==> flow/design.v <==
`timescale 1ns/1ns
module adder_1(input[11:0] a ,output[11:0] out);
	wire[11:0] b = 12'b000000000001;
	assign out = a + b;
endmodule
module adder(input[11:0] a , b , output[11:0] out);
	assign out = a + b ;
endmodule
`timescale 1ns/1ns
module alu(input[2:0] fun , input[7:0] a,b ,input cin , output logic[7:0] out , output logic zero,cout);
	always @(fun,a,b,cin)begin
    cout = 1'b0;
    case(fun)
      3'b000 : {cout,out} = a + b ;
      3'b001 : {cout,out} = a + b + cin;
      3'b010 : {cout,out} = a - b;
		  3'b011 : {cout,out} = a - b + cin;
		  3'b100 : out = a & b;
		  3'b101 : out = a | b;
		  3'b110 : out = a ^ b;
		  3'b111 : out = ~(a & b);
    endcase
	end
  assign zero = (out == 8'b0) ? 1 : 0;
endmodule
module controller(input[5:0] code,input ze,c,rst,output reg pop,push,memorywrite,memoryread,writeReg,selRR2,selALU2,selpc,ldz,ldc,selz,selc,output reg [1:0] selWD,selRet,output reg [2:0]ALUfn);
  always @(ze,c,code,rst)begin
    pop <= 1'b0;
    push <= 1'b0;
    memorywrite <= 1'b0;
    memoryread <= 1'b0;
    writeReg<= 1'b0;
    selRR2<= 1'b0;
    selALU2<= 1'b0;
    selRet<= 2'b00;
    selpc<= 1'b0;
    ldz<= 1'b0;
    ldc<= 1'b0;
    selz <= 1'b0;
    selc <= 1'b0;
    selWD<= 2'b00;
    ALUfn <= 3'b000;
    if (~rst)begin
    if (code[5:4] == 2'b00) begin
      ALUfn <= code[3:1];
      ldz <= 1'b1;
      ldc <= 1'b1;
      selALU2 <= 1'b1;
      writeReg <= 1'b1;
    end
    if (code [5:4] == 2'b01) begin
      ALUfn <= code[3:1];
      ldz <= 1'b1;
      ldc <= 1'b1;
      writeReg <= 1'b1;
    end
    if (code[5:3] == 3'b110) begin
      selz <= 1'b1;
      selc <= 1'b1;
      ldz <= 1'b1;
      ldc <= 1'b1;
      selWD <= 2'b10;
      writeReg <= 1'b1;
    end
    if (code[5:3] == 3'b100) begin
      selRR2 <= 1'b1;
      ALUfn <= 3'b000;
      if (code [2:1] == 2'b00) begin
        memoryread <= 1'b1;
        selWD<= 2'b01;
        writeReg <= 1'b1;
      end
      if (code [2:1] == 2'b01)begin
        memorywrite<= 1'b1;
      end
    end
    if (code[5:3] == 3'b101) begin
      case(code[2:1])
        2'b00 : selpc <= ze?1:0;
        2'b01 : selpc <= ze?0:1;
        2'b10 : selpc <= c?1:0;
        2'b11 : selpc <= c?0:1;
      endcase
    end
    if (code[5:2] == 4'b1110)begin
      selRet <= 2'b10;
      selpc <= 1'b1;
      if (code[1] == 1'b1)
        push <= 1'b1;
    end
    if (code[5:0] == 6'b111100) begin
      pop <= 1'b1;
      selRet <=2'b01;
    end
    end
  end
endmodule
`timescale 1ns / 1ns
module signExtender(extend, extended );
	input[7:0] extend;
	output[11:0] extended;
	assign extended[7:0] = extend[7:0];
	assign extended[11:8] = {4{extend[7]}};
endmodule
module ff(input in,ld,clk,rst,output logic out);
  always@(posedge clk,posedge rst) begin
    if(rst)
      out <= 1'b0;
    else if(ld)
      out <= in;
  end
endmodule
`timescale 1ns/1ns
module mux2_12(input[11:0] a , b ,input sel , output[11:0] out);
	assign out = (sel) ? b : a ;
endmodule
module mux2_8(input[7:0] a , b , input sel , output[7:0] out);
	assign out = (sel) ? b : a ;
endmodule
module mux2_3(input[2:0] a , b , input sel , output[2:0] out);
	assign out = (sel) ? b : a ;
endmodule
module mux2_1(input a , b , input sel , output out);
	assign out = (sel) ? b : a ;
endmodule
module mux3(input[7:0] a , b , c,input[1:0] sel,output[7:0] out);
  assign out = (sel == 2'b00)?a:(sel == 2'b01)? b:c;
endmodule
module mux3_12(input[11:0] a , b , c,input[1:0] sel,output[11:0] out);
  assign out = (sel == 2'b00)?a:(sel == 2'b01)? b:c;
endmodule
module pc(input[11:0] in,input clk,rst,output logic[11:0] pc);
  always@(posedge clk,posedge rst)begin
    if (rst)
      pc <= 12'b0;
    else
      pc <= in;
  end
endmodule
module registerFile(input[2:0] RR1,RR2,WR,input[7:0] WD,input W,clk,rst,output logic [7:0] RD1,RD2);
  logic[7:0][7:0] registers;
  assign RD1 = registers[RR1];
  assign RD2 = registers[RR2];
  always @(posedge clk,posedge rst)begin
    if (rst)
      registers <= '0;
    else if (W)
      registers[WR] <= WD;
  end
endmodule
`timescale 1ns/1ns
module shiftReg(input[7:0] Data,input[2:0]sc,input[1:0]fn,output logic[7:0] out,output logic c,z);
  logic [15:0] rotl, rotr;
  assign rotl = {Data, Data} << sc;
  assign rotr = {Data, Data} >> sc;
  always@(*)begin
    c = 1'b0;
    case (fn)
      2'b00 : begin
        out = Data << sc;
        if (sc != 3'd0) c = Data[3'd0 - sc];
      end
      2'b01 : begin
        out = Data >> sc;
        if (sc != 3'd0) c = Data[sc - 3'd1];
      end
      2'b10 : out = rotl[15:8];
      default : out = rotr[7:0];
    endcase
  end
  assign z = out?0:1;
endmodule
module stack(input[11:0] in,input push,pop,clk,rst,output logic[11:0] out);
  logic[7:0][11:0] memory;
  assign out = memory[0];
  always@(posedge clk,posedge rst)begin
    if (rst)
      memory <= '0;
    else begin
      if(pop)begin
        for (int i=1; i<8; i++)begin
          memory[i-1] <= memory[i];
        end
        memory[7] <= 12'b0;
      end
      else if (push)begin
        for (int i=0; i<7; i++)begin
          memory[7-i] <= memory[6-i];
        end
        memory[0] <= in;
      end
    end
  end
endmodule
module datapath(input pop,push,memorywrite,memoryread,writeReg,selRR2,selALU2,selpc,ldz,ldc,selz,selc,input [1:0] selWD,selRet,input  [2:0]ALUfn,input clk,rst, output ze,c,output [5:0] code,
                output [11:0] imem_addr, input [18:0] imem_data, output [7:0] dmem_addr, dmem_wdata, input [7:0] dmem_rdata);
  wire [11:0] pc_1 , ret;
  stack Stack(pc_1,push,pop,clk,rst,ret);
  wire[11:0] f_pc,next_pc;
  wire [18:0] ins;
  mux3_12 pc_ret(f_pc , ret , ins[11:0] , selRet ,next_pc);
  wire[11:0] pc;
  pc PC(next_pc ,clk,rst,pc);
  assign imem_addr = pc;
  assign ins = imem_data;
  wire [11:0]extended;
  signExtender Ex(ins[7:0], extended );
  adder_1 In(pc ,pc_1);
  wire[11:0] apc;
  adder Add(pc_1 , extended , apc);
  mux2_12 pc1_apc(pc_1 , apc , selpc , f_pc);
  wire [2:0] RR2;
  mux2_3 sel_RR2(ins[7:5] , ins[13:11] , selRR2, RR2);
  wire [7:0] Out,RD,ALUOut,WD;
  mux3 sel_WD( ALUOut,RD,Out, selWD,WD);
  wire[7:0] RD1,RD2;
  registerFile RF(ins[10:8],RR2,ins[13:11],WD,writeReg,clk,rst,RD1,RD2);
  wire[7:0] ALU2;
  mux2_8 sel_ALU2(ins[7:0] , RD2, selALU2,ALU2);
  wire zero,carry;
  alu Alu(ALUfn ,RD1,ALU2 ,c ,ALUOut ,zero,carry);
  wire shc,shz;
  shiftReg Shr(RD1,ins[7:5],ins[15:14],Out,shc,shz);
  wire ff1;
  mux2_1 sel_z(zero,shz,selz , ff1);
  ff ff_z(ff1,ldz,clk,rst,ze);
  wire ff2;
  mux2_1 sel_c(carry,shc,selc , ff2);
  ff ff_c(ff2,ldc,clk,rst,c);
  assign dmem_addr = ALUOut;
  assign dmem_wdata = RD2;
  assign RD = dmem_rdata;
  assign code = ins[18:13];
endmodule
`timescale 1ns/1ns
module CPU(input clk,rst,
           output [11:0] imem_addr, input [18:0] imem_data,
           output [7:0] dmem_addr, dmem_wdata, output dmem_we, dmem_re, input [7:0] dmem_rdata);
  wire pop,push,memorywrite,memoryread,writeReg,selRR2,selALU2,selpc,ldz,ldc,selz,selc;
  wire[1:0] selWD,selRet;
  wire[2:0] ALUfn;
  wire ze,c;
  wire[5:0] code;
  datapath dp(pop,push,memorywrite,memoryread,writeReg,selRR2,selALU2,selpc,ldz,ldc,selz,selc,selWD,selRet,ALUfn,clk,rst, ze,c,code,
              imem_addr, imem_data, dmem_addr, dmem_wdata, dmem_rdata);
  controller cl( code, ze,c,rst, pop,push,memorywrite,memoryread,writeReg,selRR2,selALU2,selpc,ldz,ldc,selz,selc,selWD,selRet,ALUfn);
  assign dmem_we = memorywrite;
  assign dmem_re = memoryread;
endmodule
export LEC_CHECK = 0
export ABC_AREA = 1
export CAP_MARGIN = 20
export CELL_PAD_IN_SITES_DETAIL_PLACEMENT = 1
export CORE_ASPECT_RATIO = 1.89
export CORE_MARGIN = 2
export CORE_UTILIZATION = 72
export CTS_CLUSTER_DIAMETER = 44
export CTS_CLUSTER_SIZE = 44
export GPL_TIMING_DRIVEN = 0
export MAX_ROUTING_LAYER = met5
export MIN_ROUTING_LAYER = met2
export PLACE_DENSITY_LB_ADDON = 0.01
export SLEW_MARGIN = 20
export TNS_END_PERCENT = 75
create_clock -name core_clock -period 4.2 [get_ports {clk}]
run.sh (not shown) runs the stock make flow with config.mk's settings and CLKGATE_MAP_FILE=.
The starting point aborted during detailed placement on DPL-0033.
Rerun with:
- ABC_AREA: 1 -> not set
- CELL_PAD_IN_SITES_DETAIL_PLACEMENT: 1 -> not set
- CORE_ASPECT_RATIO: 1.89 -> not set
- CORE_UTILIZATION: 72 -> 57
- CTS_CLUSTER_DIAMETER: 44 -> not set
- CTS_CLUSTER_SIZE: 44 -> 99
- GPL_TIMING_DRIVEN: 0 -> not set
- MAX_ROUTING_LAYER: met5 -> not set
- MIN_ROUTING_LAYER: met2 -> not set
- PLACE_DENSITY_LB_ADDON: 0.01 -> not set
- TNS_END_PERCENT: 75 -> not set
- clock period: 4.2 -> 3.67 ns (I/O delays scaled with it)
Effect: This time the run finished with negative setup slack left. Synthesized area goes up slightly. Die size goes up by a quarter to a third. Synthesized cell count goes down by about a fifth.
Rerun with:
- ABC_AREA: not set -> 1
- CORE_UTILIZATION: 57 -> 72
- CTS_CLUSTER_DIAMETER: not set -> 178
Outcome: This time the run aborted during global routing; die size went down by 22%; area after synthesis went down by 1.6%; synthesized cell count went up by 26%.
Rerun with:
- CTS_CLUSTER_DIAMETER: 178 -> 345
- CTS_CLUSTER_SIZE: 99 -> 17
- PLACE_DENSITY_LB_ADDON: not set -> 0.2
- SETUP_SLACK_MARGIN: not set -> -0.15
- clock period: 3.67 -> 5.6 ns (I/O delays scaled with it)
=> The new run completed, yet does not pass: negative setup slack; synthesized area does not change; die area stays the same; synthesized cell count does not change.
